==> 09-11: inputs <==
Design Top_1553B_APB, start of the top module:
module Top_1553B_APB
(
  APB_CLK,
  APB_RESETn,
  APB_RDATA,
  APB_READY,
  APB_SLVERR,
  APB_STRB,
  APB_PROT, 
  APB_ADDR,
  APB_ENABLE,
  APB_WRITE,
  APB_WDATA,
  APB_SEL,
  rx0_1553,
  tx0_1553,
  tx0_en,
  rx1_1553,
  tx1_1553,
  tx1_en
);
make LEC_CHECK=0 ABC_AREA=0 CAP_MARGIN=20 CELL_PAD_IN_SITES_DETAIL_PLACEMENT=0 CORE_MARGIN=2 CORE_UTILIZATION=72 CTS_CLUSTER_SIZE=46 GPL_ROUTABILITY_DRIVEN=0 GPL_TIMING_DRIVEN=1 MAX_ROUTING_LAYER=met5 MIN_ROUTING_LAYER=met1 PLACE_DENSITY_LB_ADDON=0.03 SETUP_SLACK_MARGIN=0.7 SLEW_MARGIN=20 finish   # period 2.38 ns
run.sh (not shown) runs the stock make flow with config.mk's settings and CLKGATE_MAP_FILE=.
==> 06-18: changes against 09-11 <==
ABC_AREA = 1   (was 0)
CELL_PAD_IN_SITES_DETAIL_PLACEMENT = default   (was 0)
CTS_CLUSTER_DIAMETER = 203   (was default)
CTS_CLUSTER_SIZE = default   (was 46)
GPL_ROUTABILITY_DRIVEN = default   (was 0)
GPL_TIMING_DRIVEN = default   (was 1)
MAX_ROUTING_LAYER = met4   (was met5)
MIN_ROUTING_LAYER = default   (was met1)
SETUP_SLACK_MARGIN = 1.75   (was 0.7)
==> flow/constraint.sdc (replaced) <==
create_clock -name core_clock -period 6.06 [get_ports {APB_CLK}]
set_input_delay 1.2120 -clock core_clock [delete_from_list [all_inputs] [get_ports {APB_CLK}]]
set_output_delay 1.2120 -clock core_clock [all_outputs]
set_load 0.01 [all_outputs]
==> comparison <==
06-18 completed without violations. 09-11 finished but fails on negative setup slack. In 09-11 the sequential power is larger than in 06-18, by 150%. Of 09-11 and 06-18, 06-18 has the higher synthesized area (gap about 4.3%, measured against 06-18). Against 09-11, the clock skew of 06-18 is lower by 0.042 ns. Between 09-11 and 06-18, the lower worst setup slack is in 09-11 (gap 3.2 ns). Of 09-11 and 06-18, 06-18 has the higher hold slack (gap 0.35 ns). In 06-18 the first-iteration DRC count is lower than in 09-11, by 36%. Between 09-11 and 06-18, the lower wire length is in 06-18 (gap about 43%, measured against 06-18). Between 06-18 and 09-11, the lower sequential share of layout area is in 09-11 (gap 3.6 points). In 06-18 the clock-buffer cell count is higher than in 09-11, by 6. The clock power of 09-11 is 2.8 times that of 06-18.

* * *

==> 12-17 <==
Top_1553B_APB again, from the RTL that the note above started with.
// Top_1553B_APB
module Top_1553B_APB
(
  APB_CLK,
  APB_RESETn,
  APB_RDATA,
  APB_READY,
  APB_SLVERR,
  APB_STRB,
  APB_PROT, 
  APB_ADDR,
  APB_ENABLE,
  APB_WRITE,
  APB_WDATA,
  APB_SEL,
  rx0_1553,
  tx0_1553,
  tx0_en,
  rx1_1553,
  tx1_1553,
  tx1_en
);
localparam DATAWIDTH = 32;
localparam APB_STRB_WIDTH = 8;
localparam REGSNUM = 8;
localparam REGS_ADDRWIDTH = 3;
input                               APB_CLK;
input                               APB_RESETn;
output [DATAWIDTH-1 : 0]            APB_RDATA;
output                              APB_READY;
output                              APB_SLVERR;
input  [APB_STRB_WIDTH-1 : 0]       APB_STRB;
input  [2 : 0]                      APB_PROT;
input  [DATAWIDTH-1 : 0]            APB_ADDR;
input                               APB_ENABLE;
input                               APB_WRITE;
input  [DATAWIDTH-1 : 0]            APB_WDATA;
input                               APB_SEL;
input     [1:0] rx0_1553;
output    [1:0] tx0_1553;
output    tx0_en;
input     [1:0] rx1_1553;
output    [1:0] tx1_1553;
output    tx1_en;
wire [DATAWIDTH*REGSNUM-1 : 0]    RegsDataOut;
wire [DATAWIDTH*REGSNUM-1 : 0]    RegsDataIn;
wire                              beWrdOut;
wire                              beReadOut;
wire [REGS_ADDRWIDTH-1 : 0]       RegsAddrOut;
APB_Slave_Interface#(
    .DATAWIDTH  (DATAWIDTH),
    .REGSNUM    (REGSNUM)
)APB_Inter_inst(
    .APB_CLK(APB_CLK),
    .APB_RESETn(APB_RESETn),
    .APB_RDATA(APB_RDATA),
    .APB_READY(APB_READY),
    .APB_SLVERR(APB_SLVERR),
    .APB_STRB(APB_STRB),
    .APB_PROT(APB_PROT), 
    .APB_ADDR(APB_ADDR),
    .APB_ENABLE(APB_ENABLE),
    .APB_WRITE(APB_WRITE),
    .APB_WDATA(APB_WDATA),
    .APB_SEL(APB_SEL),
    .RegsDataOut (RegsDataOut),
    .RegsDataIn  (RegsDataIn),
    .beWrdOut    (beWrdOut),
    .beReadOut   (beReadOut),
    .RegsAddrOut (RegsAddrOut)
);
wire [DATAWIDTH-1:0] rxreg_one_read;
assign RegsDataIn[3*DATAWIDTH-1 : 2*DATAWIDTH]= rxreg_one_read;
wire rxreg_one_read_sel = beReadOut & (RegsAddrOut == 2);
assign rxreg_one_read[30:24] = 0;
wire [DATAWIDTH-1:0] txreg_one_write = RegsDataOut[4*DATAWIDTH-1 : 3*DATAWIDTH];
wire txreg_one_write_sel = beWrdOut & (RegsAddrOut == 3);
wire [DATAWIDTH-1:0] txreg_one_read;
assign RegsDataIn[4*DATAWIDTH-1 : 3*DATAWIDTH] = txreg_one_read;
assign txreg_one_read[31:1] = 0;
  ...
Settings: LEC_CHECK=0, ABC_AREA=0, CAP_MARGIN=20, CELL_PAD_IN_SITES_DETAIL_PLACEMENT=0, CELL_PAD_IN_SITES_GLOBAL_PLACEMENT=1, CORE_MARGIN=10, CORE_UTILIZATION=48, GPL_ROUTABILITY_DRIVEN=0, GPL_TIMING_DRIVEN=1, MAX_ROUTING_LAYER=met4, MIN_ROUTING_LAYER=met2, PLACE_DENSITY_LB_ADDON=0.03, SETUP_SLACK_MARGIN=-0.0, SLEW_MARGIN=20; clock period 2.86 ns.
==> inputs of 11-26, as changes to 12-17 <==
==> flow/config.mk (replaced) <==
export PLATFORM = sky130hd
export DESIGN_NAME = Top_1553B_APB
export DESIGN_NICKNAME = Top_1553B_APB
export VERILOG_FILES = /design/flow/design.v
export SDC_FILE = /design/flow/constraint.sdc
export NUM_CORES = 4
export LEC_CHECK = 0
export CAP_MARGIN = 20
export CORE_MARGIN = 2
export CORE_UTILIZATION = 72
export CTS_CLUSTER_SIZE = 17
export SLEW_MARGIN = 20
==> flow/constraint.sdc (replaced) <==
create_clock -name core_clock -period 2.34 [get_ports {APB_CLK}]
set_input_delay 0.4680 -clock core_clock [delete_from_list [all_inputs] [get_ports {APB_CLK}]]
set_output_delay 0.4680 -clock core_clock [all_outputs]
set_load 0.01 [all_outputs]
==> results <==
metric	12-17	11-26
Initial antenna violation count	2	5
Maximum single-stage delay on the critical path	390 ps	370 ps
Fraction of area in multi-input gates	22.81%	22.86%
Run status	complete, no violations	finished with violations
Violated checks	-	negative setup slack
Worst Hold Margin	394.8 ps	297.0 ps
Detailed Route WL	159,700 um	211,000 um
Chip area	152,400 um2	93,900 um2
Buffering stage count on the worst path with inverters included	0	4
Non-clock buffer count	254	457
Die width	390.4 um	306.4 um
Count of clock-net buffers in the final layout	229	227
Share of power burned in the clock network	42.7%	42.5%
Part of the power in registers	53.4%	52.2%
Average wire length per cell after detail routing	27.99 um	40.02 um
No activity file was given, so power comes from the tool's default toggle rates.
